<file path="design/flow/config.mk">
export PLATFORM = sky130hd
export DESIGN_NAME = Circle_Area_Calculator
export DESIGN_NICKNAME = Circle_Area_Calculator
export VERILOG_FILES = /design/flow/design.v
export SDC_FILE = /design/flow/constraint.sdc
export NUM_CORES = 4
export LEC_CHECK = 0
export CAP_MARGIN = 20
export CORE_MARGIN = 2
export CORE_UTILIZATION = 58
export HOLD_SLACK_MARGIN = 0.29
export SLEW_MARGIN = 20
export TNS_END_PERCENT = 5
</file>
<file path="design/flow/constraint.sdc">
create_clock -name core_clock -period 24.8 [get_ports {clk}]
set_input_delay 4.9600 -clock core_clock [delete_from_list [all_inputs] [get_ports {clk}]]
set_output_delay 4.9600 -clock core_clock [all_outputs]
set_load 0.01 [all_outputs]
</file>
<file path="design/flow/design.v">
module EntryBox(Ai, Bi, Pi, Gi);
  input Ai, Bi;
  output Pi, Gi;
  wire Pi, Gi;
  xor(Pi, Ai, Bi);
  and(Gi, Ai, Bi);
endmodule
module GenerateBox(Pi, Gi, Gki, G);
  input Pi, Gi, Gki;
  output G;
  wire G;
  wire w1, w2;
  and(w1, Pi, Gki);
  or(G, w1, Gi);
endmodule
module PropagateBox(Pi, Gi, Pki, Gki, P, G);
  input Pi, Gi, Pki, Gki;
  output P, G;
  wire P, G;
  and(P, Pi, Pki);  
  GenerateBox gbox(.Pi(Pi), .Gi(Gi), .Gki(Gki), .G(G));
endmodule
module SumBlock(Pi, Gki, Si);
  input Pi, Gki;
  output Si;
  wire Si;
  xor(Si, Pi, Gki);
endmodule
`timescale 1ns / 1ns
module KoggeStoneAdder8bit(A, B, Ci, S, Co);
  input Ci;
  input [7:0] A, B;
  output [7:0] S;
  output Co;
  wire [7:0] S;
  wire Co;
  wire P00, P01, P02, P03, P04, P05, P06, P07;
  wire G00, G01, G02, G03, G04, G05, G06, G07;
  wire P11, P12, P13, P14, P15, P16, P17;
  wire G10, G11, G12, G13, G14, G15, G16, G17;
  wire P23, P24, P25, P26, P27;
  wire G21, G22, G23, G24, G25, G26, G27;
  wire P37;
  wire G33, G34, G35, G36;
  EntryBox E0(.Ai(A[0]), .Bi(B[0]), .Pi(P00), .Gi(G00));
  EntryBox E1(.Ai(A[1]), .Bi(B[1]), .Pi(P01), .Gi(G01));
  EntryBox E2(.Ai(A[2]), .Bi(B[2]), .Pi(P02), .Gi(G02));
  EntryBox E3(.Ai(A[3]), .Bi(B[3]), .Pi(P03), .Gi(G03));
  EntryBox E4(.Ai(A[4]), .Bi(B[4]), .Pi(P04), .Gi(G04));
  EntryBox E5(.Ai(A[5]), .Bi(B[5]), .Pi(P05), .Gi(G05));
  EntryBox E6(.Ai(A[6]), .Bi(B[6]), .Pi(P06), .Gi(G06));
  EntryBox E7(.Ai(A[7]), .Bi(B[7]), .Pi(P07), .Gi(G07));
  GenerateBox  GB10 (.Pi(P00), .Gi(G00), .Gki(Ci),  .G(G10));
  PropagateBox PB11 (.Pi(P01), .Gi(G01), .Pki(P00), .Gki(G00), .P(P11), .G(G11));
  PropagateBox PB12 (.Pi(P02), .Gi(G02), .Pki(P01), .Gki(G01), .P(P12), .G(G12));
  PropagateBox PB13 (.Pi(P03), .Gi(G03), .Pki(P02), .Gki(G02), .P(P13), .G(G13));
  PropagateBox PB14 (.Pi(P04), .Gi(G04), .Pki(P03), .Gki(G03), .P(P14), .G(G14));
  PropagateBox PB15 (.Pi(P05), .Gi(G05), .Pki(P04), .Gki(G04), .P(P15), .G(G15));
  PropagateBox PB16 (.Pi(P06), .Gi(G06), .Pki(P05), .Gki(G05), .P(P16), .G(G16));
  PropagateBox PB17 (.Pi(P07), .Gi(G07), .Pki(P06), .Gki(G06), .P(P17), .G(G17));
  GenerateBox  GB21 (.Pi(P11), .Gi(G11), .Gki(Ci),  .G(G21));
  GenerateBox  GB22 (.Pi(P12), .Gi(G12), .Gki(G10), .G(G22));
  PropagateBox PB23 (.Pi(P13), .Gi(G13), .Pki(P11), .Gki(G11), .P(P23), .G(G23));
  PropagateBox PB24 (.Pi(P14), .Gi(G14), .Pki(P12), .Gki(G12), .P(P24), .G(G24));
  PropagateBox PB25 (.Pi(P15), .Gi(G15), .Pki(P13), .Gki(G13), .P(P25), .G(G25));
  PropagateBox PB26 (.Pi(P16), .Gi(G16), .Pki(P14), .Gki(G14), .P(P26), .G(G26));
  PropagateBox PB27 (.Pi(P17), .Gi(G17), .Pki(P15), .Gki(G15), .P(P27), .G(G27));
  GenerateBox  GB33 (.Pi(P23), .Gi(G23), .Gki(Ci),  .G(G33));
  GenerateBox  GB34 (.Pi(P24), .Gi(G24), .Gki(G10), .G(G34));
  GenerateBox  GB35 (.Pi(P25), .Gi(G25), .Gki(G21), .G(G35));
  GenerateBox  GB36 (.Pi(P26), .Gi(G26), .Gki(G22), .G(G36));
  PropagateBox PB37 (.Pi(P27), .Gi(G27), .Pki(P23), .Gki(G23), .P(P37), .G(G37));
  GenerateBox  GB47 (.Pi(P37), .Gi(G37), .Gki(Ci), .G(Co)); 
  SumBlock S0(.Pi(P00), .Gki(Ci),  .Si(S[0]));
  SumBlock S1(.Pi(P01), .Gki(G10), .Si(S[1]));
  SumBlock S2(.Pi(P02), .Gki(G21), .Si(S[2]));
  SumBlock S3(.Pi(P03), .Gki(G22), .Si(S[3]));
  SumBlock S4(.Pi(P04), .Gki(G33), .Si(S[4]));
  SumBlock S5(.Pi(P05), .Gki(G34), .Si(S[5]));
  SumBlock S6(.Pi(P06), .Gki(G35), .Si(S[6]));
  SumBlock S7(.Pi(P07), .Gki(G36), .Si(S[7]));
endmodule
`timescale 1ns / 1ns
module KSA_24bit(Ci, A, B, S, Co);
	input Ci;						 
	input [23:0] A, B;			 
	output wire [23:0] S;		 
	output wire Co;				 
	wire W1, W2;
	KoggeStoneAdder8bit KSA0(.A(A[7:0]),   .B(B[7:0]),   .Ci(Ci), .S(S[7:0]),   .Co(W1));
	KoggeStoneAdder8bit KSA1(.A(A[15:8]),  .B(B[15:8]),  .Ci(W1), .S(S[15:8]),  .Co(W2));
	KoggeStoneAdder8bit KSA2(.A(A[23:16]), .B(B[23:16]), .Ci(W2), .S(S[23:16]), .Co(Co));
endmodule
`timescale 1ns / 1ns
module KSA_48bit(Ci, A, B, S, Co);
	input Ci;						 
	input [47:0] A, B;			 
	output wire [47:0] S;		 
	output wire Co;				 
	wire W1, W2, W3, W4, W5;
	KoggeStoneAdder8bit KSA0(.A(A[7:0]),   .B(B[7:0]),   .Ci(Ci), .S(S[7:0]),   .Co(W1));
	KoggeStoneAdder8bit KSA1(.A(A[15:8]),  .B(B[15:8]),  .Ci(W1), .S(S[15:8]),  .Co(W2));
	KoggeStoneAdder8bit KSA2(.A(A[23:16]), .B(B[23:16]), .Ci(W2), .S(S[23:16]), .Co(W3));
	KoggeStoneAdder8bit KSA3(.A(A[31:24]), .B(B[31:24]), .Ci(W3), .S(S[31:24]), .Co(W4));
	KoggeStoneAdder8bit KSA4(.A(A[39:32]), .B(B[39:32]), .Ci(W4), .S(S[39:32]), .Co(W5));
	KoggeStoneAdder8bit KSA5(.A(A[47:40]), .B(B[47:40]), .Ci(W5), .S(S[47:40]), .Co(Co));
endmodule
module Mux(sel,in0,in1,out);
input wire sel;
input wire [23:0] in0,in1;
output wire [23:0] out;
assign out=(sel)? in1:in0;
endmodule
`timescale 1ns / 1ps
module FSA_24bit_u(Multiplicand, Multiplier, Result);
	input wire [23:0] Multiplicand;
	input wire [23:0] Multiplier;
	output wire [47:0] Result;
	wire [47:0] W0,	 W1,  W2,  W3,  W4,  W5,  W6,  W7,  W8,  W9,  W10, W11;
	wire [47:0] W12, W13, W14, W15, W16, W17, W18, W19, W20, W21;
	wire [23:0] WAND0,	WAND1,	WAND2,	WAND3,	WAND4,	WAND5,	WAND6,	WAND7; 
	wire [23:0] WAND8,	WAND9,	WAND10, WAND11, WAND12, WAND13, WAND14, WAND15; 
	wire [23:0] WAND16, WAND17, WAND18, WAND19, WAND20, WAND21, WAND22, WAND23;
	and(WAND0[0], Multiplicand[0], Multiplier[0]);
	and(WAND0[1], Multiplicand[1], Multiplier[0]);
	and(WAND0[2], Multiplicand[2], Multiplier[0]);
	and(WAND0[3], Multiplicand[3], Multiplier[0]);
	and(WAND0[4], Multiplicand[4], Multiplier[0]);
	and(WAND0[5], Multiplicand[5], Multiplier[0]);
	and(WAND0[6], Multiplicand[6], Multiplier[0]);
	and(WAND0[7], Multiplicand[7], Multiplier[0]);
	and(WAND0[8], Multiplicand[8], Multiplier[0]);
	and(WAND0[9], Multiplicand[9], Multiplier[0]);
	and(WAND0[10], Multiplicand[10], Multiplier[0]);
	and(WAND0[11], Multiplicand[11], Multiplier[0]);
	and(WAND0[12], Multiplicand[12], Multiplier[0]);
	and(WAND0[13], Multiplicand[13], Multiplier[0]);
	and(WAND0[14], Multiplicand[14], Multiplier[0]);
	and(WAND0[15], Multiplicand[15], Multiplier[0]);
	and(WAND0[16], Multiplicand[16], Multiplier[0]);
	and(WAND0[17], Multiplicand[17], Multiplier[0]);
	and(WAND0[18], Multiplicand[18], Multiplier[0]);
	and(WAND0[19], Multiplicand[19], Multiplier[0]);
	and(WAND0[20], Multiplicand[20], Multiplier[0]);
	and(WAND0[21], Multiplicand[21], Multiplier[0]);
	and(WAND0[22], Multiplicand[22], Multiplier[0]);
	and(WAND0[23], Multiplicand[23], Multiplier[0]);
	and(WAND1[0], Multiplicand[0], Multiplier[1]);
	and(WAND1[1], Multiplicand[1], Multiplier[1]);
	and(WAND1[2], Multiplicand[2], Multiplier[1]);
	and(WAND1[3], Multiplicand[3], Multiplier[1]);
	and(WAND1[4], Multiplicand[4], Multiplier[1]);
	and(WAND1[5], Multiplicand[5], Multiplier[1]);
	and(WAND1[6], Multiplicand[6], Multiplier[1]);
	and(WAND1[7], Multiplicand[7], Multiplier[1]);
	and(WAND1[8], Multiplicand[8], Multiplier[1]);
	and(WAND1[9], Multiplicand[9], Multiplier[1]);
	and(WAND1[10], Multiplicand[10], Multiplier[1]);
	and(WAND1[11], Multiplicand[11], Multiplier[1]);
	and(WAND1[12], Multiplicand[12], Multiplier[1]);
	and(WAND1[13], Multiplicand[13], Multiplier[1]);
	and(WAND1[14], Multiplicand[14], Multiplier[1]);
	and(WAND1[15], Multiplicand[15], Multiplier[1]);
	and(WAND1[16], Multiplicand[16], Multiplier[1]);
	and(WAND1[17], Multiplicand[17], Multiplier[1]);
	and(WAND1[18], Multiplicand[18], Multiplier[1]);
	and(WAND1[19], Multiplicand[19], Multiplier[1]);
	and(WAND1[20], Multiplicand[20], Multiplier[1]);
	and(WAND1[21], Multiplicand[21], Multiplier[1]);
	and(WAND1[22], Multiplicand[22], Multiplier[1]);
	and(WAND1[23], Multiplicand[23], Multiplier[1]);
	and(WAND2[0], Multiplicand[0], Multiplier[2]);
	and(WAND2[1], Multiplicand[1], Multiplier[2]);
	and(WAND2[2], Multiplicand[2], Multiplier[2]);
	and(WAND2[3], Multiplicand[3], Multiplier[2]);
	and(WAND2[4], Multiplicand[4], Multiplier[2]);
	and(WAND2[5], Multiplicand[5], Multiplier[2]);
	and(WAND2[6], Multiplicand[6], Multiplier[2]);
	and(WAND2[7], Multiplicand[7], Multiplier[2]);
	and(WAND2[8], Multiplicand[8], Multiplier[2]);
	and(WAND2[9], Multiplicand[9], Multiplier[2]);
	and(WAND2[10], Multiplicand[10], Multiplier[2]);
	and(WAND2[11], Multiplicand[11], Multiplier[2]);
	and(WAND2[12], Multiplicand[12], Multiplier[2]);
	and(WAND2[13], Multiplicand[13], Multiplier[2]);
	and(WAND2[14], Multiplicand[14], Multiplier[2]);
	and(WAND2[15], Multiplicand[15], Multiplier[2]);
	and(WAND2[16], Multiplicand[16], Multiplier[2]);
	and(WAND2[17], Multiplicand[17], Multiplier[2]);
	and(WAND2[18], Multiplicand[18], Multiplier[2]);
	and(WAND2[19], Multiplicand[19], Multiplier[2]);
	and(WAND2[20], Multiplicand[20], Multiplier[2]);
	and(WAND2[21], Multiplicand[21], Multiplier[2]);
	and(WAND2[22], Multiplicand[22], Multiplier[2]);
	and(WAND2[23], Multiplicand[23], Multiplier[2]);
	and(WAND3[0], Multiplicand[0], Multiplier[3]);
	and(WAND3[1], Multiplicand[1], Multiplier[3]);
	and(WAND3[2], Multiplicand[2], Multiplier[3]);
	and(WAND3[3], Multiplicand[3], Multiplier[3]);
	and(WAND3[4], Multiplicand[4], Multiplier[3]);
	and(WAND3[5], Multiplicand[5], Multiplier[3]);
	and(WAND3[6], Multiplicand[6], Multiplier[3]);
	and(WAND3[7], Multiplicand[7], Multiplier[3]);
	and(WAND3[8], Multiplicand[8], Multiplier[3]);
	and(WAND3[9], Multiplicand[9], Multiplier[3]);
	and(WAND3[10], Multiplicand[10], Multiplier[3]);
	and(WAND3[11], Multiplicand[11], Multiplier[3]);
	and(WAND3[12], Multiplicand[12], Multiplier[3]);
	and(WAND3[13], Multiplicand[13], Multiplier[3]);
	and(WAND3[14], Multiplicand[14], Multiplier[3]);
	and(WAND3[15], Multiplicand[15], Multiplier[3]);
	and(WAND3[16], Multiplicand[16], Multiplier[3]);
	and(WAND3[17], Multiplicand[17], Multiplier[3]);
	and(WAND3[18], Multiplicand[18], Multiplier[3]);
	and(WAND3[19], Multiplicand[19], Multiplier[3]);
	and(WAND3[20], Multiplicand[20], Multiplier[3]);
	and(WAND3[21], Multiplicand[21], Multiplier[3]);
	and(WAND3[22], Multiplicand[22], Multiplier[3]);
	and(WAND3[23], Multiplicand[23], Multiplier[3]);
	and(WAND4[0], Multiplicand[0], Multiplier[4]);
	and(WAND4[1], Multiplicand[1], Multiplier[4]);
	and(WAND4[2], Multiplicand[2], Multiplier[4]);
	and(WAND4[3], Multiplicand[3], Multiplier[4]);
	and(WAND4[4], Multiplicand[4], Multiplier[4]);
	and(WAND4[5], Multiplicand[5], Multiplier[4]);
	and(WAND4[6], Multiplicand[6], Multiplier[4]);
	and(WAND4[7], Multiplicand[7], Multiplier[4]);
	and(WAND4[8], Multiplicand[8], Multiplier[4]);
	and(WAND4[9], Multiplicand[9], Multiplier[4]);
	and(WAND4[10], Multiplicand[10], Multiplier[4]);
	and(WAND4[11], Multiplicand[11], Multiplier[4]);
	and(WAND4[12], Multiplicand[12], Multiplier[4]);
	and(WAND4[13], Multiplicand[13], Multiplier[4]);
	and(WAND4[14], Multiplicand[14], Multiplier[4]);
	and(WAND4[15], Multiplicand[15], Multiplier[4]);
	and(WAND4[16], Multiplicand[16], Multiplier[4]);
	and(WAND4[17], Multiplicand[17], Multiplier[4]);
	and(WAND4[18], Multiplicand[18], Multiplier[4]);
	and(WAND4[19], Multiplicand[19], Multiplier[4]);
	and(WAND4[20], Multiplicand[20], Multiplier[4]);
	and(WAND4[21], Multiplicand[21], Multiplier[4]);
	and(WAND4[22], Multiplicand[22], Multiplier[4]);
	and(WAND4[23], Multiplicand[23], Multiplier[4]);
	and(WAND5[0], Multiplicand[0], Multiplier[5]);
	and(WAND5[1], Multiplicand[1], Multiplier[5]);
	and(WAND5[2], Multiplicand[2], Multiplier[5]);
	and(WAND5[3], Multiplicand[3], Multiplier[5]);
	and(WAND5[4], Multiplicand[4], Multiplier[5]);
	and(WAND5[5], Multiplicand[5], Multiplier[5]);
	and(WAND5[6], Multiplicand[6], Multiplier[5]);
	and(WAND5[7], Multiplicand[7], Multiplier[5]);
	and(WAND5[8], Multiplicand[8], Multiplier[5]);
	and(WAND5[9], Multiplicand[9], Multiplier[5]);
	and(WAND5[10], Multiplicand[10], Multiplier[5]);
	and(WAND5[11], Multiplicand[11], Multiplier[5]);
	and(WAND5[12], Multiplicand[12], Multiplier[5]);
	and(WAND5[13], Multiplicand[13], Multiplier[5]);
	and(WAND5[14], Multiplicand[14], Multiplier[5]);
	and(WAND5[15], Multiplicand[15], Multiplier[5]);
	and(WAND5[16], Multiplicand[16], Multiplier[5]);
	and(WAND5[17], Multiplicand[17], Multiplier[5]);
	and(WAND5[18], Multiplicand[18], Multiplier[5]);
	and(WAND5[19], Multiplicand[19], Multiplier[5]);
	and(WAND5[20], Multiplicand[20], Multiplier[5]);
	and(WAND5[21], Multiplicand[21], Multiplier[5]);
	and(WAND5[22], Multiplicand[22], Multiplier[5]);
	and(WAND5[23], Multiplicand[23], Multiplier[5]);
	and(WAND6[0], Multiplicand[0], Multiplier[6]);
	and(WAND6[1], Multiplicand[1], Multiplier[6]);
	and(WAND6[2], Multiplicand[2], Multiplier[6]);
	and(WAND6[3], Multiplicand[3], Multiplier[6]);
	and(WAND6[4], Multiplicand[4], Multiplier[6]);
	and(WAND6[5], Multiplicand[5], Multiplier[6]);
	and(WAND6[6], Multiplicand[6], Multiplier[6]);
	and(WAND6[7], Multiplicand[7], Multiplier[6]);
	and(WAND6[8], Multiplicand[8], Multiplier[6]);
	and(WAND6[9], Multiplicand[9], Multiplier[6]);
	and(WAND6[10], Multiplicand[10], Multiplier[6]);
	and(WAND6[11], Multiplicand[11], Multiplier[6]);
	and(WAND6[12], Multiplicand[12], Multiplier[6]);
	and(WAND6[13], Multiplicand[13], Multiplier[6]);
	and(WAND6[14], Multiplicand[14], Multiplier[6]);
	and(WAND6[15], Multiplicand[15], Multiplier[6]);
	and(WAND6[16], Multiplicand[16], Multiplier[6]);
	and(WAND6[17], Multiplicand[17], Multiplier[6]);
	and(WAND6[18], Multiplicand[18], Multiplier[6]);
	and(WAND6[19], Multiplicand[19], Multiplier[6]);
	and(WAND6[20], Multiplicand[20], Multiplier[6]);
	and(WAND6[21], Multiplicand[21], Multiplier[6]);
	and(WAND6[22], Multiplicand[22], Multiplier[6]);
	and(WAND6[23], Multiplicand[23], Multiplier[6]);
	and(WAND7[0], Multiplicand[0], Multiplier[7]);
	and(WAND7[1], Multiplicand[1], Multiplier[7]);
	and(WAND7[2], Multiplicand[2], Multiplier[7]);
	and(WAND7[3], Multiplicand[3], Multiplier[7]);
	and(WAND7[4], Multiplicand[4], Multiplier[7]);
	and(WAND7[5], Multiplicand[5], Multiplier[7]);
	and(WAND7[6], Multiplicand[6], Multiplier[7]);
	and(WAND7[7], Multiplicand[7], Multiplier[7]);
	and(WAND7[8], Multiplicand[8], Multiplier[7]);
	and(WAND7[9], Multiplicand[9], Multiplier[7]);
	and(WAND7[10], Multiplicand[10], Multiplier[7]);
	and(WAND7[11], Multiplicand[11], Multiplier[7]);
	and(WAND7[12], Multiplicand[12], Multiplier[7]);
	and(WAND7[13], Multiplicand[13], Multiplier[7]);
	and(WAND7[14], Multiplicand[14], Multiplier[7]);
	and(WAND7[15], Multiplicand[15], Multiplier[7]);
	and(WAND7[16], Multiplicand[16], Multiplier[7]);
	and(WAND7[17], Multiplicand[17], Multiplier[7]);
	and(WAND7[18], Multiplicand[18], Multiplier[7]);
	and(WAND7[19], Multiplicand[19], Multiplier[7]);
	and(WAND7[20], Multiplicand[20], Multiplier[7]);
	and(WAND7[21], Multiplicand[21], Multiplier[7]);
	and(WAND7[22], Multiplicand[22], Multiplier[7]);
	and(WAND7[23], Multiplicand[23], Multiplier[7]);
	and(WAND8[0], Multiplicand[0], Multiplier[8]);
	and(WAND8[1], Multiplicand[1], Multiplier[8]);
	and(WAND8[2], Multiplicand[2], Multiplier[8]);
	and(WAND8[3], Multiplicand[3], Multiplier[8]);
	and(WAND8[4], Multiplicand[4], Multiplier[8]);
	and(WAND8[5], Multiplicand[5], Multiplier[8]);
	and(WAND8[6], Multiplicand[6], Multiplier[8]);
	and(WAND8[7], Multiplicand[7], Multiplier[8]);
	and(WAND8[8], Multiplicand[8], Multiplier[8]);
	and(WAND8[9], Multiplicand[9], Multiplier[8]);
	and(WAND8[10], Multiplicand[10], Multiplier[8]);
	and(WAND8[11], Multiplicand[11], Multiplier[8]);
	and(WAND8[12], Multiplicand[12], Multiplier[8]);
	and(WAND8[13], Multiplicand[13], Multiplier[8]);
	and(WAND8[14], Multiplicand[14], Multiplier[8]);
	and(WAND8[15], Multiplicand[15], Multiplier[8]);
	and(WAND8[16], Multiplicand[16], Multiplier[8]);
	and(WAND8[17], Multiplicand[17], Multiplier[8]);
	and(WAND8[18], Multiplicand[18], Multiplier[8]);
	and(WAND8[19], Multiplicand[19], Multiplier[8]);
	and(WAND8[20], Multiplicand[20], Multiplier[8]);
	and(WAND8[21], Multiplicand[21], Multiplier[8]);
	and(WAND8[22], Multiplicand[22], Multiplier[8]);
	and(WAND8[23], Multiplicand[23], Multiplier[8]);
	and(WAND9[0], Multiplicand[0], Multiplier[9]);
	and(WAND9[1], Multiplicand[1], Multiplier[9]);
	and(WAND9[2], Multiplicand[2], Multiplier[9]);
	and(WAND9[3], Multiplicand[3], Multiplier[9]);
	and(WAND9[4], Multiplicand[4], Multiplier[9]);
	and(WAND9[5], Multiplicand[5], Multiplier[9]);
	and(WAND9[6], Multiplicand[6], Multiplier[9]);
	and(WAND9[7], Multiplicand[7], Multiplier[9]);
	and(WAND9[8], Multiplicand[8], Multiplier[9]);
	and(WAND9[9], Multiplicand[9], Multiplier[9]);
	and(WAND9[10], Multiplicand[10], Multiplier[9]);
	and(WAND9[11], Multiplicand[11], Multiplier[9]);
	and(WAND9[12], Multiplicand[12], Multiplier[9]);
	and(WAND9[13], Multiplicand[13], Multiplier[9]);
	and(WAND9[14], Multiplicand[14], Multiplier[9]);
	and(WAND9[15], Multiplicand[15], Multiplier[9]);
	and(WAND9[16], Multiplicand[16], Multiplier[9]);
	and(WAND9[17], Multiplicand[17], Multiplier[9]);
	and(WAND9[18], Multiplicand[18], Multiplier[9]);
	and(WAND9[19], Multiplicand[19], Multiplier[9]);
	and(WAND9[20], Multiplicand[20], Multiplier[9]);
	and(WAND9[21], Multiplicand[21], Multiplier[9]);
	and(WAND9[22], Multiplicand[22], Multiplier[9]);
	and(WAND9[23], Multiplicand[23], Multiplier[9]);
	and(WAND10[0], Multiplicand[0], Multiplier[10]);
	and(WAND10[1], Multiplicand[1], Multiplier[10]);
	and(WAND10[2], Multiplicand[2], Multiplier[10]);
	and(WAND10[3], Multiplicand[3], Multiplier[10]);
	and(WAND10[4], Multiplicand[4], Multiplier[10]);
	and(WAND10[5], Multiplicand[5], Multiplier[10]);
	and(WAND10[6], Multiplicand[6], Multiplier[10]);
	and(WAND10[7], Multiplicand[7], Multiplier[10]);
	and(WAND10[8], Multiplicand[8], Multiplier[10]);
	and(WAND10[9], Multiplicand[9], Multiplier[10]);
	and(WAND10[10], Multiplicand[10], Multiplier[10]);
	and(WAND10[11], Multiplicand[11], Multiplier[10]);
	and(WAND10[12], Multiplicand[12], Multiplier[10]);
	and(WAND10[13], Multiplicand[13], Multiplier[10]);
	and(WAND10[14], Multiplicand[14], Multiplier[10]);
	and(WAND10[15], Multiplicand[15], Multiplier[10]);
	and(WAND10[16], Multiplicand[16], Multiplier[10]);
	and(WAND10[17], Multiplicand[17], Multiplier[10]);
	and(WAND10[18], Multiplicand[18], Multiplier[10]);
	and(WAND10[19], Multiplicand[19], Multiplier[10]);
	and(WAND10[20], Multiplicand[20], Multiplier[10]);
	and(WAND10[21], Multiplicand[21], Multiplier[10]);
	and(WAND10[22], Multiplicand[22], Multiplier[10]);
	and(WAND10[23], Multiplicand[23], Multiplier[10]);
	and(WAND11[0], Multiplicand[0], Multiplier[11]);
	and(WAND11[1], Multiplicand[1], Multiplier[11]);
	and(WAND11[2], Multiplicand[2], Multiplier[11]);
	and(WAND11[3], Multiplicand[3], Multiplier[11]);
	and(WAND11[4], Multiplicand[4], Multiplier[11]);
	and(WAND11[5], Multiplicand[5], Multiplier[11]);
	and(WAND11[6], Multiplicand[6], Multiplier[11]);
	and(WAND11[7], Multiplicand[7], Multiplier[11]);
	and(WAND11[8], Multiplicand[8], Multiplier[11]);
	and(WAND11[9], Multiplicand[9], Multiplier[11]);
	and(WAND11[10], Multiplicand[10], Multiplier[11]);
	and(WAND11[11], Multiplicand[11], Multiplier[11]);
	and(WAND11[12], Multiplicand[12], Multiplier[11]);
	and(WAND11[13], Multiplicand[13], Multiplier[11]);
	and(WAND11[14], Multiplicand[14], Multiplier[11]);
	and(WAND11[15], Multiplicand[15], Multiplier[11]);
	and(WAND11[16], Multiplicand[16], Multiplier[11]);
	and(WAND11[17], Multiplicand[17], Multiplier[11]);
	and(WAND11[18], Multiplicand[18], Multiplier[11]);
	and(WAND11[19], Multiplicand[19], Multiplier[11]);
	and(WAND11[20], Multiplicand[20], Multiplier[11]);
	and(WAND11[21], Multiplicand[21], Multiplier[11]);
	and(WAND11[22], Multiplicand[22], Multiplier[11]);
	and(WAND11[23], Multiplicand[23], Multiplier[11]);
	and(WAND12[0], Multiplicand[0], Multiplier[12]);
	and(WAND12[1], Multiplicand[1], Multiplier[12]);
	and(WAND12[2], Multiplicand[2], Multiplier[12]);
	and(WAND12[3], Multiplicand[3], Multiplier[12]);
	and(WAND12[4], Multiplicand[4], Multiplier[12]);
	and(WAND12[5], Multiplicand[5], Multiplier[12]);
	and(WAND12[6], Multiplicand[6], Multiplier[12]);
	and(WAND12[7], Multiplicand[7], Multiplier[12]);
	and(WAND12[8], Multiplicand[8], Multiplier[12]);
	and(WAND12[9], Multiplicand[9], Multiplier[12]);
	and(WAND12[10], Multiplicand[10], Multiplier[12]);
	and(WAND12[11], Multiplicand[11], Multiplier[12]);
	and(WAND12[12], Multiplicand[12], Multiplier[12]);
	and(WAND12[13], Multiplicand[13], Multiplier[12]);
	and(WAND12[14], Multiplicand[14], Multiplier[12]);
	and(WAND12[15], Multiplicand[15], Multiplier[12]);
	and(WAND12[16], Multiplicand[16], Multiplier[12]);
	and(WAND12[17], Multiplicand[17], Multiplier[12]);
	and(WAND12[18], Multiplicand[18], Multiplier[12]);
	and(WAND12[19], Multiplicand[19], Multiplier[12]);
	and(WAND12[20], Multiplicand[20], Multiplier[12]);
	and(WAND12[21], Multiplicand[21], Multiplier[12]);
	and(WAND12[22], Multiplicand[22], Multiplier[12]);
	and(WAND12[23], Multiplicand[23], Multiplier[12]);
	and(WAND13[0], Multiplicand[0], Multiplier[13]);
	and(WAND13[1], Multiplicand[1], Multiplier[13]);
	and(WAND13[2], Multiplicand[2], Multiplier[13]);
	and(WAND13[3], Multiplicand[3], Multiplier[13]);
	and(WAND13[4], Multiplicand[4], Multiplier[13]);
	and(WAND13[5], Multiplicand[5], Multiplier[13]);
	and(WAND13[6], Multiplicand[6], Multiplier[13]);
	and(WAND13[7], Multiplicand[7], Multiplier[13]);
	and(WAND13[8], Multiplicand[8], Multiplier[13]);
	and(WAND13[9], Multiplicand[9], Multiplier[13]);
	and(WAND13[10], Multiplicand[10], Multiplier[13]);
	and(WAND13[11], Multiplicand[11], Multiplier[13]);
	and(WAND13[12], Multiplicand[12], Multiplier[13]);
	and(WAND13[13], Multiplicand[13], Multiplier[13]);
	and(WAND13[14], Multiplicand[14], Multiplier[13]);
	and(WAND13[15], Multiplicand[15], Multiplier[13]);
	and(WAND13[16], Multiplicand[16], Multiplier[13]);
	and(WAND13[17], Multiplicand[17], Multiplier[13]);
	and(WAND13[18], Multiplicand[18], Multiplier[13]);
	and(WAND13[19], Multiplicand[19], Multiplier[13]);
	and(WAND13[20], Multiplicand[20], Multiplier[13]);
	and(WAND13[21], Multiplicand[21], Multiplier[13]);
	and(WAND13[22], Multiplicand[22], Multiplier[13]);
	and(WAND13[23], Multiplicand[23], Multiplier[13]);
	and(WAND14[0], Multiplicand[0], Multiplier[14]);
	and(WAND14[1], Multiplicand[1], Multiplier[14]);
	and(WAND14[2], Multiplicand[2], Multiplier[14]);
	and(WAND14[3], Multiplicand[3], Multiplier[14]);
	and(WAND14[4], Multiplicand[4], Multiplier[14]);
	and(WAND14[5], Multiplicand[5], Multiplier[14]);
	and(WAND14[6], Multiplicand[6], Multiplier[14]);
	and(WAND14[7], Multiplicand[7], Multiplier[14]);
	and(WAND14[8], Multiplicand[8], Multiplier[14]);
	and(WAND14[9], Multiplicand[9], Multiplier[14]);
	and(WAND14[10], Multiplicand[10], Multiplier[14]);
	and(WAND14[11], Multiplicand[11], Multiplier[14]);
	and(WAND14[12], Multiplicand[12], Multiplier[14]);
	and(WAND14[13], Multiplicand[13], Multiplier[14]);
	and(WAND14[14], Multiplicand[14], Multiplier[14]);
	and(WAND14[15], Multiplicand[15], Multiplier[14]);
	and(WAND14[16], Multiplicand[16], Multiplier[14]);
	and(WAND14[17], Multiplicand[17], Multiplier[14]);
	and(WAND14[18], Multiplicand[18], Multiplier[14]);
	and(WAND14[19], Multiplicand[19], Multiplier[14]);
	and(WAND14[20], Multiplicand[20], Multiplier[14]);
	and(WAND14[21], Multiplicand[21], Multiplier[14]);
	and(WAND14[22], Multiplicand[22], Multiplier[14]);
	and(WAND14[23], Multiplicand[23], Multiplier[14]);
	and(WAND15[0], Multiplicand[0], Multiplier[15]);
	and(WAND15[1], Multiplicand[1], Multiplier[15]);
	and(WAND15[2], Multiplicand[2], Multiplier[15]);
	and(WAND15[3], Multiplicand[3], Multiplier[15]);
	and(WAND15[4], Multiplicand[4], Multiplier[15]);
	and(WAND15[5], Multiplicand[5], Multiplier[15]);
	and(WAND15[6], Multiplicand[6], Multiplier[15]);
	and(WAND15[7], Multiplicand[7], Multiplier[15]);
	and(WAND15[8], Multiplicand[8], Multiplier[15]);
	and(WAND15[9], Multiplicand[9], Multiplier[15]);
	and(WAND15[10], Multiplicand[10], Multiplier[15]);
	and(WAND15[11], Multiplicand[11], Multiplier[15]);
	and(WAND15[12], Multiplicand[12], Multiplier[15]);
	and(WAND15[13], Multiplicand[13], Multiplier[15]);
	and(WAND15[14], Multiplicand[14], Multiplier[15]);
	and(WAND15[15], Multiplicand[15], Multiplier[15]);
	and(WAND15[16], Multiplicand[16], Multiplier[15]);
	and(WAND15[17], Multiplicand[17], Multiplier[15]);
	and(WAND15[18], Multiplicand[18], Multiplier[15]);
	and(WAND15[19], Multiplicand[19], Multiplier[15]);
	and(WAND15[20], Multiplicand[20], Multiplier[15]);
	and(WAND15[21], Multiplicand[21], Multiplier[15]);
	and(WAND15[22], Multiplicand[22], Multiplier[15]);
	and(WAND15[23], Multiplicand[23], Multiplier[15]);
	and(WAND16[0], Multiplicand[0], Multiplier[16]);
	and(WAND16[1], Multiplicand[1], Multiplier[16]);
	and(WAND16[2], Multiplicand[2], Multiplier[16]);
	and(WAND16[3], Multiplicand[3], Multiplier[16]);
	and(WAND16[4], Multiplicand[4], Multiplier[16]);
	and(WAND16[5], Multiplicand[5], Multiplier[16]);
	and(WAND16[6], Multiplicand[6], Multiplier[16]);
	and(WAND16[7], Multiplicand[7], Multiplier[16]);
	and(WAND16[8], Multiplicand[8], Multiplier[16]);
	and(WAND16[9], Multiplicand[9], Multiplier[16]);
	and(WAND16[10], Multiplicand[10], Multiplier[16]);
	and(WAND16[11], Multiplicand[11], Multiplier[16]);
	and(WAND16[12], Multiplicand[12], Multiplier[16]);
	and(WAND16[13], Multiplicand[13], Multiplier[16]);
	and(WAND16[14], Multiplicand[14], Multiplier[16]);
	and(WAND16[15], Multiplicand[15], Multiplier[16]);
	and(WAND16[16], Multiplicand[16], Multiplier[16]);
	and(WAND16[17], Multiplicand[17], Multiplier[16]);
	and(WAND16[18], Multiplicand[18], Multiplier[16]);
	and(WAND16[19], Multiplicand[19], Multiplier[16]);
	and(WAND16[20], Multiplicand[20], Multiplier[16]);
	and(WAND16[21], Multiplicand[21], Multiplier[16]);
	and(WAND16[22], Multiplicand[22], Multiplier[16]);
	and(WAND16[23], Multiplicand[23], Multiplier[16]);
	and(WAND17[0], Multiplicand[0], Multiplier[17]);
	and(WAND17[1], Multiplicand[1], Multiplier[17]);
	and(WAND17[2], Multiplicand[2], Multiplier[17]);
	and(WAND17[3], Multiplicand[3], Multiplier[17]);
	and(WAND17[4], Multiplicand[4], Multiplier[17]);
	and(WAND17[5], Multiplicand[5], Multiplier[17]);
	and(WAND17[6], Multiplicand[6], Multiplier[17]);
	and(WAND17[7], Multiplicand[7], Multiplier[17]);
	and(WAND17[8], Multiplicand[8], Multiplier[17]);
	and(WAND17[9], Multiplicand[9], Multiplier[17]);
	and(WAND17[10], Multiplicand[10], Multiplier[17]);
	and(WAND17[11], Multiplicand[11], Multiplier[17]);
	and(WAND17[12], Multiplicand[12], Multiplier[17]);
	and(WAND17[13], Multiplicand[13], Multiplier[17]);
	and(WAND17[14], Multiplicand[14], Multiplier[17]);
	and(WAND17[15], Multiplicand[15], Multiplier[17]);
	and(WAND17[16], Multiplicand[16], Multiplier[17]);
	and(WAND17[17], Multiplicand[17], Multiplier[17]);
	and(WAND17[18], Multiplicand[18], Multiplier[17]);
	and(WAND17[19], Multiplicand[19], Multiplier[17]);
	and(WAND17[20], Multiplicand[20], Multiplier[17]);
	and(WAND17[21], Multiplicand[21], Multiplier[17]);
	and(WAND17[22], Multiplicand[22], Multiplier[17]);
	and(WAND17[23], Multiplicand[23], Multiplier[17]);
	and(WAND18[0], Multiplicand[0], Multiplier[18]);
	and(WAND18[1], Multiplicand[1], Multiplier[18]);
	and(WAND18[2], Multiplicand[2], Multiplier[18]);
	and(WAND18[3], Multiplicand[3], Multiplier[18]);
	and(WAND18[4], Multiplicand[4], Multiplier[18]);
	and(WAND18[5], Multiplicand[5], Multiplier[18]);
	and(WAND18[6], Multiplicand[6], Multiplier[18]);
	and(WAND18[7], Multiplicand[7], Multiplier[18]);
	and(WAND18[8], Multiplicand[8], Multiplier[18]);
	and(WAND18[9], Multiplicand[9], Multiplier[18]);
	and(WAND18[10], Multiplicand[10], Multiplier[18]);
	and(WAND18[11], Multiplicand[11], Multiplier[18]);
	and(WAND18[12], Multiplicand[12], Multiplier[18]);
	and(WAND18[13], Multiplicand[13], Multiplier[18]);
	and(WAND18[14], Multiplicand[14], Multiplier[18]);
	and(WAND18[15], Multiplicand[15], Multiplier[18]);
	and(WAND18[16], Multiplicand[16], Multiplier[18]);
	and(WAND18[17], Multiplicand[17], Multiplier[18]);
	and(WAND18[18], Multiplicand[18], Multiplier[18]);
	and(WAND18[19], Multiplicand[19], Multiplier[18]);
	and(WAND18[20], Multiplicand[20], Multiplier[18]);
	and(WAND18[21], Multiplicand[21], Multiplier[18]);
	and(WAND18[22], Multiplicand[22], Multiplier[18]);
	and(WAND18[23], Multiplicand[23], Multiplier[18]);
	and(WAND19[0], Multiplicand[0], Multiplier[19]);
	and(WAND19[1], Multiplicand[1], Multiplier[19]);
	and(WAND19[2], Multiplicand[2], Multiplier[19]);
	and(WAND19[3], Multiplicand[3], Multiplier[19]);
	and(WAND19[4], Multiplicand[4], Multiplier[19]);
	and(WAND19[5], Multiplicand[5], Multiplier[19]);
	and(WAND19[6], Multiplicand[6], Multiplier[19]);
	and(WAND19[7], Multiplicand[7], Multiplier[19]);
	and(WAND19[8], Multiplicand[8], Multiplier[19]);
	and(WAND19[9], Multiplicand[9], Multiplier[19]);
	and(WAND19[10], Multiplicand[10], Multiplier[19]);
	and(WAND19[11], Multiplicand[11], Multiplier[19]);
	and(WAND19[12], Multiplicand[12], Multiplier[19]);
	and(WAND19[13], Multiplicand[13], Multiplier[19]);
	and(WAND19[14], Multiplicand[14], Multiplier[19]);
	and(WAND19[15], Multiplicand[15], Multiplier[19]);
	and(WAND19[16], Multiplicand[16], Multiplier[19]);
	and(WAND19[17], Multiplicand[17], Multiplier[19]);
	and(WAND19[18], Multiplicand[18], Multiplier[19]);
	and(WAND19[19], Multiplicand[19], Multiplier[19]);
	and(WAND19[20], Multiplicand[20], Multiplier[19]);
	and(WAND19[21], Multiplicand[21], Multiplier[19]);
	and(WAND19[22], Multiplicand[22], Multiplier[19]);
	and(WAND19[23], Multiplicand[23], Multiplier[19]);
	and(WAND20[0], Multiplicand[0], Multiplier[20]);
	and(WAND20[1], Multiplicand[1], Multiplier[20]);
	and(WAND20[2], Multiplicand[2], Multiplier[20]);
	and(WAND20[3], Multiplicand[3], Multiplier[20]);
	and(WAND20[4], Multiplicand[4], Multiplier[20]);
	and(WAND20[5], Multiplicand[5], Multiplier[20]);
	and(WAND20[6], Multiplicand[6], Multiplier[20]);
	and(WAND20[7], Multiplicand[7], Multiplier[20]);
	and(WAND20[8], Multiplicand[8], Multiplier[20]);
	and(WAND20[9], Multiplicand[9], Multiplier[20]);
	and(WAND20[10], Multiplicand[10], Multiplier[20]);
	and(WAND20[11], Multiplicand[11], Multiplier[20]);
	and(WAND20[12], Multiplicand[12], Multiplier[20]);
	and(WAND20[13], Multiplicand[13], Multiplier[20]);
	and(WAND20[14], Multiplicand[14], Multiplier[20]);
	and(WAND20[15], Multiplicand[15], Multiplier[20]);
	and(WAND20[16], Multiplicand[16], Multiplier[20]);
	and(WAND20[17], Multiplicand[17], Multiplier[20]);
	and(WAND20[18], Multiplicand[18], Multiplier[20]);
	and(WAND20[19], Multiplicand[19], Multiplier[20]);
	and(WAND20[20], Multiplicand[20], Multiplier[20]);
	and(WAND20[21], Multiplicand[21], Multiplier[20]);
	and(WAND20[22], Multiplicand[22], Multiplier[20]);
	and(WAND20[23], Multiplicand[23], Multiplier[20]);
	and(WAND21[0], Multiplicand[0], Multiplier[21]);
	and(WAND21[1], Multiplicand[1], Multiplier[21]);
	and(WAND21[2], Multiplicand[2], Multiplier[21]);
	and(WAND21[3], Multiplicand[3], Multiplier[21]);
	and(WAND21[4], Multiplicand[4], Multiplier[21]);
	and(WAND21[5], Multiplicand[5], Multiplier[21]);
	and(WAND21[6], Multiplicand[6], Multiplier[21]);
	and(WAND21[7], Multiplicand[7], Multiplier[21]);
	and(WAND21[8], Multiplicand[8], Multiplier[21]);
	and(WAND21[9], Multiplicand[9], Multiplier[21]);
	and(WAND21[10], Multiplicand[10], Multiplier[21]);
	and(WAND21[11], Multiplicand[11], Multiplier[21]);
	and(WAND21[12], Multiplicand[12], Multiplier[21]);
	and(WAND21[13], Multiplicand[13], Multiplier[21]);
	and(WAND21[14], Multiplicand[14], Multiplier[21]);
	and(WAND21[15], Multiplicand[15], Multiplier[21]);
	and(WAND21[16], Multiplicand[16], Multiplier[21]);
	and(WAND21[17], Multiplicand[17], Multiplier[21]);
	and(WAND21[18], Multiplicand[18], Multiplier[21]);
	and(WAND21[19], Multiplicand[19], Multiplier[21]);
	and(WAND21[20], Multiplicand[20], Multiplier[21]);
	and(WAND21[21], Multiplicand[21], Multiplier[21]);
	and(WAND21[22], Multiplicand[22], Multiplier[21]);
	and(WAND21[23], Multiplicand[23], Multiplier[21]);
	and(WAND22[0], Multiplicand[0], Multiplier[22]);
	and(WAND22[1], Multiplicand[1], Multiplier[22]);
	and(WAND22[2], Multiplicand[2], Multiplier[22]);
	and(WAND22[3], Multiplicand[3], Multiplier[22]);
	and(WAND22[4], Multiplicand[4], Multiplier[22]);
	and(WAND22[5], Multiplicand[5], Multiplier[22]);
	and(WAND22[6], Multiplicand[6], Multiplier[22]);
	and(WAND22[7], Multiplicand[7], Multiplier[22]);
	and(WAND22[8], Multiplicand[8], Multiplier[22]);
	and(WAND22[9], Multiplicand[9], Multiplier[22]);
	and(WAND22[10], Multiplicand[10], Multiplier[22]);
	and(WAND22[11], Multiplicand[11], Multiplier[22]);
	and(WAND22[12], Multiplicand[12], Multiplier[22]);
	and(WAND22[13], Multiplicand[13], Multiplier[22]);
	and(WAND22[14], Multiplicand[14], Multiplier[22]);
	and(WAND22[15], Multiplicand[15], Multiplier[22]);
	and(WAND22[16], Multiplicand[16], Multiplier[22]);
	and(WAND22[17], Multiplicand[17], Multiplier[22]);
	and(WAND22[18], Multiplicand[18], Multiplier[22]);
	and(WAND22[19], Multiplicand[19], Multiplier[22]);
	and(WAND22[20], Multiplicand[20], Multiplier[22]);
	and(WAND22[21], Multiplicand[21], Multiplier[22]);
	and(WAND22[22], Multiplicand[22], Multiplier[22]);
	and(WAND22[23], Multiplicand[23], Multiplier[22]);
	and(WAND23[0], Multiplicand[0], Multiplier[23]);
	and(WAND23[1], Multiplicand[1], Multiplier[23]);
	and(WAND23[2], Multiplicand[2], Multiplier[23]);
	and(WAND23[3], Multiplicand[3], Multiplier[23]);
	and(WAND23[4], Multiplicand[4], Multiplier[23]);
	and(WAND23[5], Multiplicand[5], Multiplier[23]);
	and(WAND23[6], Multiplicand[6], Multiplier[23]);
	and(WAND23[7], Multiplicand[7], Multiplier[23]);
	and(WAND23[8], Multiplicand[8], Multiplier[23]);
	and(WAND23[9], Multiplicand[9], Multiplier[23]);
	and(WAND23[10], Multiplicand[10], Multiplier[23]);
	and(WAND23[11], Multiplicand[11], Multiplier[23]);
	and(WAND23[12], Multiplicand[12], Multiplier[23]);
	and(WAND23[13], Multiplicand[13], Multiplier[23]);
	and(WAND23[14], Multiplicand[14], Multiplier[23]);
	and(WAND23[15], Multiplicand[15], Multiplier[23]);
	and(WAND23[16], Multiplicand[16], Multiplier[23]);
	and(WAND23[17], Multiplicand[17], Multiplier[23]);
	and(WAND23[18], Multiplicand[18], Multiplier[23]);
	and(WAND23[19], Multiplicand[19], Multiplier[23]);
	and(WAND23[20], Multiplicand[20], Multiplier[23]);
	and(WAND23[21], Multiplicand[21], Multiplier[23]);
	and(WAND23[22], Multiplicand[22], Multiplier[23]);
	and(WAND23[23], Multiplicand[23], Multiplier[23]);
	KSA_48bit KSA0  (.Ci(1'b0), .A({24'b0, WAND0}),         .B({23'b0, WAND1, 1'b0}),   .S(W0),  .Co());
	KSA_48bit KSA1  (.Ci(1'b0), .A({22'b0, WAND2, 2'b0}),   .B({21'b0, WAND3, 3'b0}),   .S(W1),  .Co());
	KSA_48bit KSA2  (.Ci(1'b0), .A({20'b0, WAND4, 4'b0}),   .B({19'b0, WAND5, 5'b0}),   .S(W2),  .Co());
	KSA_48bit KSA3  (.Ci(1'b0), .A({18'b0, WAND6, 6'b0}),   .B({17'b0, WAND7, 7'b0}),   .S(W3),  .Co());
	KSA_48bit KSA4  (.Ci(1'b0), .A({16'b0, WAND8, 8'b0}),   .B({15'b0, WAND9, 9'b0}),   .S(W4),  .Co());
	KSA_48bit KSA5  (.Ci(1'b0), .A({14'b0, WAND10, 10'b0}), .B({13'b0, WAND11, 11'b0}), .S(W5),  .Co());
	KSA_48bit KSA6  (.Ci(1'b0), .A({12'b0, WAND12, 12'b0}), .B({11'b0, WAND13, 13'b0}), .S(W6),  .Co());
	KSA_48bit KSA7  (.Ci(1'b0), .A({10'b0, WAND14, 14'b0}), .B({9'b0, WAND15, 15'b0}),  .S(W7),  .Co());
	KSA_48bit KSA8  (.Ci(1'b0), .A({8'b0, WAND16, 16'b0}),  .B({7'b0, WAND17, 17'b0}),  .S(W8),  .Co());
	KSA_48bit KSA9  (.Ci(1'b0), .A({6'b0, WAND18, 18'b0}),  .B({5'b0, WAND19, 19'b0}),  .S(W9),  .Co());
	KSA_48bit KSA10 (.Ci(1'b0), .A({4'b0, WAND20, 20'b0}),  .B({3'b0, WAND21, 21'b0}),  .S(W10), .Co());
	KSA_48bit KSA11 (.Ci(1'b0), .A({2'b0, WAND22, 22'b0}),  .B({1'b0, WAND23, 23'b0}),  .S(W11), .Co());
	KSA_48bit KSA12 (.Ci(1'b0), .A(W0),    .B(W1),    .S(W12),   .Co());
	KSA_48bit KSA13 (.Ci(1'b0), .A(W2),    .B(W3),    .S(W13),   .Co());
	KSA_48bit KSA14 (.Ci(1'b0), .A(W4),    .B(W5),    .S(W14),   .Co());
	KSA_48bit KSA15 (.Ci(1'b0), .A(W6),    .B(W7),    .S(W15),   .Co());
	KSA_48bit KSA16 (.Ci(1'b0), .A(W8),    .B(W9),    .S(W16),   .Co());
	KSA_48bit KSA17 (.Ci(1'b0), .A(W10),   .B(W11),   .S(W17),   .Co());
	KSA_48bit KSA18 (.Ci(1'b0), .A(W12),   .B(W13),   .S(W18),   .Co());
	KSA_48bit KSA19 (.Ci(1'b0), .A(W14),   .B(W15),   .S(W19),   .Co());
	KSA_48bit KSA20 (.Ci(1'b0), .A(W16),   .B(W17),   .S(W20),   .Co());
	KSA_48bit KSA21 (.Ci(1'b0), .A(W18),   .B(W19),   .S(W21),   .Co());
	KSA_48bit KSA22 (.Ci(1'b0), .A(W20),   .B(W21),   .S(Result),   .Co());
endmodule
`timescale 1ns / 1ps
module FloatMultiplier_rounding(Multiplicand, Multiplier, Result);
	input wire [31:0] Multiplicand;
	input wire [31:0] Multiplier;
	output wire [31:0] Result;
	wire [47:0] Wmult;
	wire [23:0] Wmux, Wround;
	wire [7:0] WE1;
	FSA_24bit_u Mult( .Multiplicand({1'b1,Multiplicand[22:0]}), .Multiplier({1'b1,Multiplier[22:0]}), .Result(Wmult));
	Mux m2to1( .sel(Wmult[47]), .in0(Wmult[45:22]), .in1(Wmult[46:23]), .out(Wmux));
	KSA_24bit addr( .Ci(Wmux[0]), .A({1'b0,Wmux[23:1]}), .B(24'b0), .S(Wround), .Co());
	assign Result[22:0] = Wround[22:0];
	KoggeStoneAdder8bit Add1( .A(Multiplicand[30:23]), .B(8'b10000001), .Ci(Wmult[47]), .S(WE1), .Co());
	KoggeStoneAdder8bit Add2( .A(WE1), .B(Multiplier[30:23]), .Ci(Wround[23]), .S(Result[30:23]), .Co());
	xor x1(Result[31],Multiplicand[31],Multiplier[31]);
endmodule
module Circle_Area_Calculator(clk, rst, radius, area);
  input wire clk, rst;
  input wire [31:0] radius;
  output reg [31:0] area;
  wire [31:0] Square_radius, Result;
  parameter Pi = 32'b01000000010010010000111111010000;
  FloatMultiplier_rounding FM0(.Multiplicand(radius), .Multiplier(radius), .Result(Square_radius));
  FloatMultiplier_rounding FM1(.Multiplicand(Square_radius), .Multiplier(Pi), .Result(Result));
  always @(posedge clk) begin
	if(rst) begin
		area[31:0] <= 1'b0;
	end else begin
		area[31:0] <= Result[31:0];
	end
  end
endmodule
</file>
<file path="design/flow/run.sh">
#!/bin/bash
# the make line also repeats each setting of config.mk as NAME=value (left out here)
make -C /OpenROAD-flow-scripts/flow DESIGN_CONFIG=/design/flow/config.mk WORK_HOME=/design/flow/orfs CLKGATE_MAP_FILE= finish
</file>
==> results.rst, run 1 <==
Physical design figures
=======================

.. list-table::
   :header-rows: 1

   * - Metric
     - Value
   * - Cell with the most instances after synthesis
     - sky130_fd_sc_hd__ha_1
   * - Number of max-cap violations
     - 0
   * - Largest type area fraction
     - between 20% and 30%
   * - Top cell by count, worst path
     - sky130_fd_sc_hd__a21oi_2
   * - Maximum number of pins on one net before global-route repair
     - 34
   * - Syn_area_per_cell
     - roughly 7.5 um2
   * - Class of the tightest hold or removal check
     - input port to register
   * - Maximum net fanout on the critical path
     - 4
   * - Share of the cycle needed by the critical path after routing
     - 109.3%
   * - Relative area change from synthesis to final layout
     - 39.06%
   * - Number of buffers and inverters on the critical path
     - 12
   * - Kind of end point of the critical path
     - register
   * - Post-route setup slack
     - -2.318 ns
   * - Mux cell area share
     - 0.6091%
   * - Required time worst endpoint
     - 24.95 ns
   * - Biggest cell delay along the critical path
     - 0.56 ns
   * - Post-synth regs
     - 31
   * - Stage-log warning count
     - 35
   * - Share of flip-flops with an asynchronous set or reset after synthesis
     - 0%
   * - Max Buffers Root-to-Sink
     - 2
   * - Post-Layout Cell Count
     - between 6,000 and 7,000
   * - Wire length per cell
     - roughly 16 um
   * - Worst hold path startpoint
     - rst
   * - Area reported by Yosys stat
     - about 0.032 mm2
   * - Number of top-level pins
     - roughly 66
   * - Worst slew margin
     - roughly 61%
   * - Num CTS Buffers
     - 5
   * - Clock tree from TritonCTS
     - yes
   * - Count of nets left with antenna violations after detail routing
     - 0
   * - Antenna violations before repair
     - 1
   * - Xor-xnor portion of the synthesized cell area
     - 16.43%
   * - Family of cells with the greatest summed delay on the critical path
     - AND-OR/OR-AND gates
   * - CP arrival
     - 27.27 ns
   * - # port buffers
     - about 62
   * - Placed cell count
     - about 6,400
   * - Post-synth seq share
     - 1.924%
   * - Highest clock rate
     - between 30 and 40 MHz
   * - Count of clock tree sinks
     - 31
   * - Critical path origin
     - radius[0]
   * - Via count of the first global-routing pass
     - ~35,000
   * - Dominant synthesized flop cell
     - sky130_fd_sc_hd__dfxtp_1
   * - Finish-stage setup viols
     - 31
   * - Die Width
     - between 200 and 250 um
   * - Logic area
     - 0.03068 mm2
   * - Yosys aoi share
     - between 20 and 30%
   * - Tightest Pin Transition
     - between 0.5 and 0.6 ns
   * - Most area-hungry cell type in the Yosys netlist
     - sky130_fd_sc_hd__ha_1
   * - Critical Setup Path Class
     - input port to register
   * - Total standard cell area after synthesis
     - around 0.032 mm2
   * - Crit path to
     - area[30]$_SDFF_PP0_
   * - Residual DRC
     - 0
   * - Layout Check Fail Reasons
     - setup timing
   * - Area inside the core boundary
     - around 0.055 mm2
   * - Hold violation total from the final report
     - 0
   * - Routed vias
     - 35,184
   * - First-iteration detailed-routing DRC count
     - about 1,600
   * - Distinct lib cells used
     - 106
   * - Top cells by count, synth
     - 630 x sky130_fd_sc_hd__ha_1, 416 x sky130_fd_sc_hd__xnor2_1, 406 x sky130_fd_sc_hd__a21oi_1
   * - Drt first pass iters
     - 6
   * - Number of buffers added to fix hold violations after cts
     - 0
   * - WHS Endpoint
     - area[3]$_SDFF_PP0_
   * - Status
     - failed layout checks
   * - Slowest stage cell, crit path
     - sky130_fd_sc_hd__fa_2
   * - Sequential cell area
     - between 600 and 700 um2
   * - Routability cong.
     - about 0.92
   * - Clk Tree Root Cell
     - sky130_fd_sc_hd__clkbuf_16
   * - Number of cells on the critical path
     - between 100 and 150
   * - Synth logic family
     - adder cells
   * - Post-synth area hogs
     - sky130_fd_sc_hd__ha_1 24%, sky130_fd_sc_hd__xnor2_1 11%, sky130_fd_sc_hd__fa_1 6.5%, sky130_fd_sc_hd__a21oi_1 6.3%, sky130_fd_sc_hd__xor2_1 4.9%
   * - Area fraction in full adders, half adders and majority gates
     - around 31%
   * - Nature of the critical path startpoint
     - input port
   * - Cell Rows
     - 86
   * - Core Density at Floorplan
     - between 50% and 60%
   * - Minimum period implied by the final worst setup slack
     - ~27 ns
   * - Synthesized instance count
     - about 4,300
   * - DRT Wirelength
     - around 99,000 um
   * - Die Size
     - roughly 0.058 mm2
   * - Global-route wire length before repair
     - around 160,000 um
   * - Simple-gate share of the synthesized area
     - about a fifth
   * - H-tree lvl count
     - 2
   * - Total congestion overflow after global routing
     - 0
   * - Yosys cell count
     - roughly 4,300
   * - Mean number of vias per cell
     - ~5.5
   * - Estimated wirelength of the detail-placed design
     - between 80,000 and 90,000 um
   * - Count of filler cells inserted in the layout
     - roughly 4,000
   * - Height of the chip
     - ~240 um
   * - Global Route Usage Sum
     - 33.63%
   * - Count of synthesis-stage warnings from yosys
     - 2
   * - Unrepaired setup endpoints after global routing
     - true
   * - Layout Nets
     - between 6,000 and 7,000
   * - EDFF count, synth
     - 0
   * - Total count of max-transition violations in the final report
     - 0
   * - Hold path cells
     - 3
   * - Clock transition time at the flip-flop clock pins of the worst setup and hold paths
     - 0.06 ns
-- layer usage --
metal  global-route usage, %  routed length, um  vias to the layer above
met2                   62.06              48670                      617
met1                   42.47              44530                    16546
met5                       0                  0                        -
met3                   2.017               3655                      167
li1                        -                  -                    17854
met4                   8.018               2592                        0
-- area by class of cell --
type                    instances  share of cell area [%]
repair buffers               1439                   24.75
multi-input cells            3820                   68.41
clock buffers                   6                  0.3097
diodes                          1                0.005580
clock inverters                 2                 0.07811
inverters                     352                   2.979
flip-flops and latches         31                   1.384
well taps                     748                   2.087
-- metrics by stage --
step,worst slack [ns],hold WS [ns],setup TNS [ns],area (um2),util (%)
after CTS,-2.158,5.488,-41.08,44570,81.05
after global routing,-3.670,5.528,-89.51,44850,81.56
final,-2.318,5.497,-47.80,44850,81.57
after floorplan,-1.655,5.161,-18.46,32650,-
after detailed placement,-3.368,5.694,-81.85,43890,79.82
after global placement,-3.028,5.696,-70.88,43890,79.82
-- timing repair --
action | CTS | global route
hold endpoints to repair | 0 | 0
gates resized | 90 | 44
endpoints found under the setup margin | 31 | 31
setup buffers | 24 | 10
pin swaps | 85 | 48
==> inputs of run 2 (changes only) <==
ABC_AREA = 0   (was unset)
CAP_MARGIN = 30   (was 20)
CELL_PAD_IN_SITES_DETAIL_PLACEMENT = 1   (was unset)
CELL_PAD_IN_SITES_GLOBAL_PLACEMENT = 3   (was unset)
CORE_ASPECT_RATIO = 0.79   (was unset)
CORE_UTILIZATION = 27   (was 58)
CTS_CLUSTER_DIAMETER = 110   (was unset)
CTS_CLUSTER_SIZE = 14   (was unset)
GPL_ROUTABILITY_DRIVEN = 1   (was unset)
GPL_TIMING_DRIVEN = 0   (was unset)
HOLD_SLACK_MARGIN = 0.07   (was 0.29)
MAX_ROUTING_LAYER = met5   (was unset)
MIN_ROUTING_LAYER = met2   (was unset)
PLACE_DENSITY_LB_ADDON = 0.09   (was unset)
SETUP_SLACK_MARGIN = 1.43   (was unset)
SLEW_MARGIN = 15   (was 20)
TNS_END_PERCENT = 25   (was 5)
clock period = 40.1 ns   (was 24.8 ns; I/O delays follow)
==> results.rst, run 2 <==
Physical design figures
=======================

.. list-table::
   :header-rows: 1

   * - Metric
     - Value
   * - Status
     - no timing/DRC/antenna violations (was failed layout checks)
   * - Distinct lib cells used
     - 106 (unchanged)
   * - Highest clock rate
     - 27.12 MHz
   * - Number of max-cap violations
     - 0 (unchanged)
   * - Area after detailed placement
     - 0.03496 mm2 (was 0.04389 mm2)
   * - H-tree lvl count
     - 2 (unchanged)
   * - Number of top-level pins
     - 66 (unchanged)
   * - Crit path to
     - area[30]$_SDFF_PP0_ (unchanged)
   * - First-iteration detailed-routing DRC count
     - 3,258 (was 1,615)
   * - Nature of the critical path startpoint
     - input port (unchanged)
   * - Kind of end point of the critical path
     - register (unchanged)
   * - Syn_area_per_cell
     - 7.506 um2 (unchanged)
   * - CP arrival
     - 37.02 ns (was 27.27 ns)
   * - Final non-filler cell area
     - 0.03558 mm2 (was 0.04485 mm2)
   * - Total count of max-transition violations in the final report
     - 0 (unchanged)
   * - Biggest cell delay along the critical path
     - 0.81 ns (was 0.56 ns)
   * - Wire length per cell
     - 21.90 um (was 15.54 um)
   * - Cell Rows
     - 112 (was 86)
   * - Mux cell area share
     - 0.6091% (unchanged)
   * - Dominant synthesized flop cell
     - sky130_fd_sc_hd__dfxtp_1 (unchanged)
   * - Synthesized instance count
     - 4,297 (unchanged)
   * - Clock transition time at the flip-flop clock pins of the worst setup and hold paths
     - 0.05 ns (was 0.06 ns)
   * - Required time worst endpoint
     - 40.24 ns (was 24.95 ns)
   * - Estimated wirelength of the detail-placed design
     - 111,600 um (was 85,680 um)
   * - Stage-log warning count
     - 30 (was 35)
   * - Height of the chip
     - 311.2 um (was 239.8 um)
   * - Layout Nets
     - 5,175 (was 6,417)
   * - Via count of the first global-routing pass
     - 50,189 (was 34,559)
   * - Clock tree from TritonCTS
     - yes (unchanged)
   * - Antenna violations before repair
     - 9 (was 1)
   * - Largest type area fraction
     - 24.44% (unchanged)
   * - Tightest Pin Transition
     - 1.072 ns (was 0.5869 ns)
   * - Number of buffers and inverters on the critical path
     - 11 (was 12)
   * - Hold path cells
     - 3 (unchanged)
   * - Sum of negative setup slack
     - 0 ns (was -47.80 ns)
   * - Die Size
     - 0.1223 mm2 (was 0.05751 mm2)
   * - Xor-xnor portion of the synthesized cell area
     - 16.43% (unchanged)
   * - Unrepaired setup endpoints after global routing
     - false (was true)
   * - Top cells by count, synth
     - 630 x sky130_fd_sc_hd__ha_1, 416 x sky130_fd_sc_hd__xnor2_1, 406 x sky130_fd_sc_hd__a21oi_1 (unchanged)
   * - DRT Wirelength
     - 131,700 um (was 99,450 um)
   * - Yosys aoi share
     - 25.46% (unchanged)
   * - EDFF count, synth
     - 0 (unchanged)
   * - Global Route Usage Sum
     - 31.71% (was 33.63%)
   * - Post-synth area hogs
     - sky130_fd_sc_hd__ha_1 24%, sky130_fd_sc_hd__xnor2_1 11%, sky130_fd_sc_hd__fa_1 6.5%, sky130_fd_sc_hd__a21oi_1 6.3%, sky130_fd_sc_hd__xor2_1 4.9% (unchanged)
   * - # port buffers
     - 62 (unchanged)
   * - Cell with the most instances after synthesis
     - sky130_fd_sc_hd__ha_1 (unchanged)
   * - Hold violation total from the final report
     - 0 (unchanged)
   * - Critical path origin
     - radius[7] (was radius[0])
   * - Post-synth regs
     - 31 (unchanged)
   * - Global-route wire length before repair
     - 196,800 um (was 161,400 um)
   * - Total standard cell area after synthesis
     - 0.03225 mm2 (unchanged)
   * - Max Buffers Root-to-Sink
     - 2 (unchanged)
   * - Count of filler cells inserted in the layout
     - 14,549 (was 4,018)
   * - Drt first pass iters
     - 8 (was 6)
   * - Final Util
     - 30.09% (was 81.57%)
   * - Post-synth seq share
     - 1.924% (unchanged)
   * - Count of synthesis-stage warnings from yosys
     - 2 (unchanged)
   * - Simple-gate share of the synthesized area
     - 19.17% (unchanged)
   * - Area inside the core boundary
     - 0.1183 mm2 (was 0.05499 mm2)
   * - Most area-hungry cell type in the Yosys netlist
     - sky130_fd_sc_hd__ha_1 (unchanged)
   * - Maximum net fanout on the critical path
     - 10 (was 4)
   * - Num CTS Buffers
     - 5 (unchanged)
   * - Core Density at Floorplan
     - 27.27% (was 58.66%)
   * - WHS Endpoint
     - area[29]$_SDFF_PP0_ (was area[3]$_SDFF_PP0_)
   * - Minimum period implied by the final worst setup slack
     - about 37 ns
   * - Area fraction in full adders, half adders and majority gates
     - 31.02% (unchanged)
   * - Residual DRC
     - 0 (unchanged)
   * - Worst slew margin
     - 28.52% (was 60.87%)
   * - Mean number of vias per cell
     - 7.145 (was 5.498)
   * - Critical Setup Path Class
     - input port to register (unchanged)
   * - Synth logic family
     - adder cells (unchanged)
   * - Number of buffers added to fix hold violations after cts
     - 0 (unchanged)
   * - Top cell by count, worst path
     - sky130_fd_sc_hd__o21a_1 (was sky130_fd_sc_hd__a21oi_2)
   * - Finish-stage setup viols
     - 0 (was 31)
   * - Worst hold path startpoint
     - rst (unchanged)
   * - Count of clock tree sinks
     - 31 (unchanged)
   * - Post-Route Hold Slack
     - 8.587 ns (was 5.497 ns)
   * - Die Width
     - 392.9 um (was 239.8 um)
   * - Clk Tree Root Cell
     - sky130_fd_sc_hd__clkbuf_16 (unchanged)
   * - Family of cells with the greatest summed delay on the critical path
     - AND-OR/OR-AND gates (unchanged)
   * - Maximum number of pins on one net before global-route repair
     - 14 (was 34)
   * - Class of the tightest hold or removal check
     - input port to register (unchanged)
   * - Slowest stage cell, crit path
     - sky130_fd_sc_hd__clkdlybuf4s50_1 (was sky130_fd_sc_hd__fa_2)
   * - Routed vias
     - 42,992 (was 35,184)
   * - Total congestion overflow after global routing
     - 0 (unchanged)
   * - Relative area change from synthesis to final layout
     - 10.33% (was 39.06%)
   * - Share of the cycle needed by the critical path after routing
     - 91.96% (was 109.3%)
   * - Yosys cell count
     - 4,297 (unchanged)
   * - Number of cells on the critical path
     - 116 (was 130)
   * - Count of nets left with antenna violations after detail routing
     - 0 (unchanged)
   * - Routability cong.
     - 0.8748 (was 0.9205)
   * - Area reported by Yosys stat
     - 0.03225 mm2 (unchanged)
   * - Share of flip-flops with an asynchronous set or reset after synthesis
     - 0% (unchanged)
==> run 2: per-stage QoR <==
step / setup WS, ns / std cells
after floorplan: 8.501 / 4299
after global placement: 0.3289 / 5957
after detailed placement: 0.6599 / 5965
after CTS: 1.488 / 5971
after global routing: 1.395 / 6014
final: 3.226 / 6017
==> run 2: layout make-up <==
cell class	instances	area, um2	share of cell area (%)
multi-input combinational	3820	30030	84.39
tap	1596	1997	5.612
inverter	352	1333	3.745
timing repair buffer	101	988.4	2.778
sequential	31	620.6	1.744
buffer	96	450.4	1.266
clock buffer	6	128.9	0.3622
antenna	15	37.54	0.1055
==> run 2: per-layer routing <==
layer / part of all wire [%] / track usage, % / vias to the layer above
li1: - / - / 15190
met1: 0 / - / 15437
met2: 45 / 31.01 / 11940
met3: 51 / 53.80 / 359
met4: 2.0 / 0.8708 / 66
met5: 2.0 / 14.62 / -
==> run 2: repair_timing <==
action,CTS,global route
pin swaps,0,4
gates resized,6,83
setup endpoints to repair,5,31
setup buffers,0,10
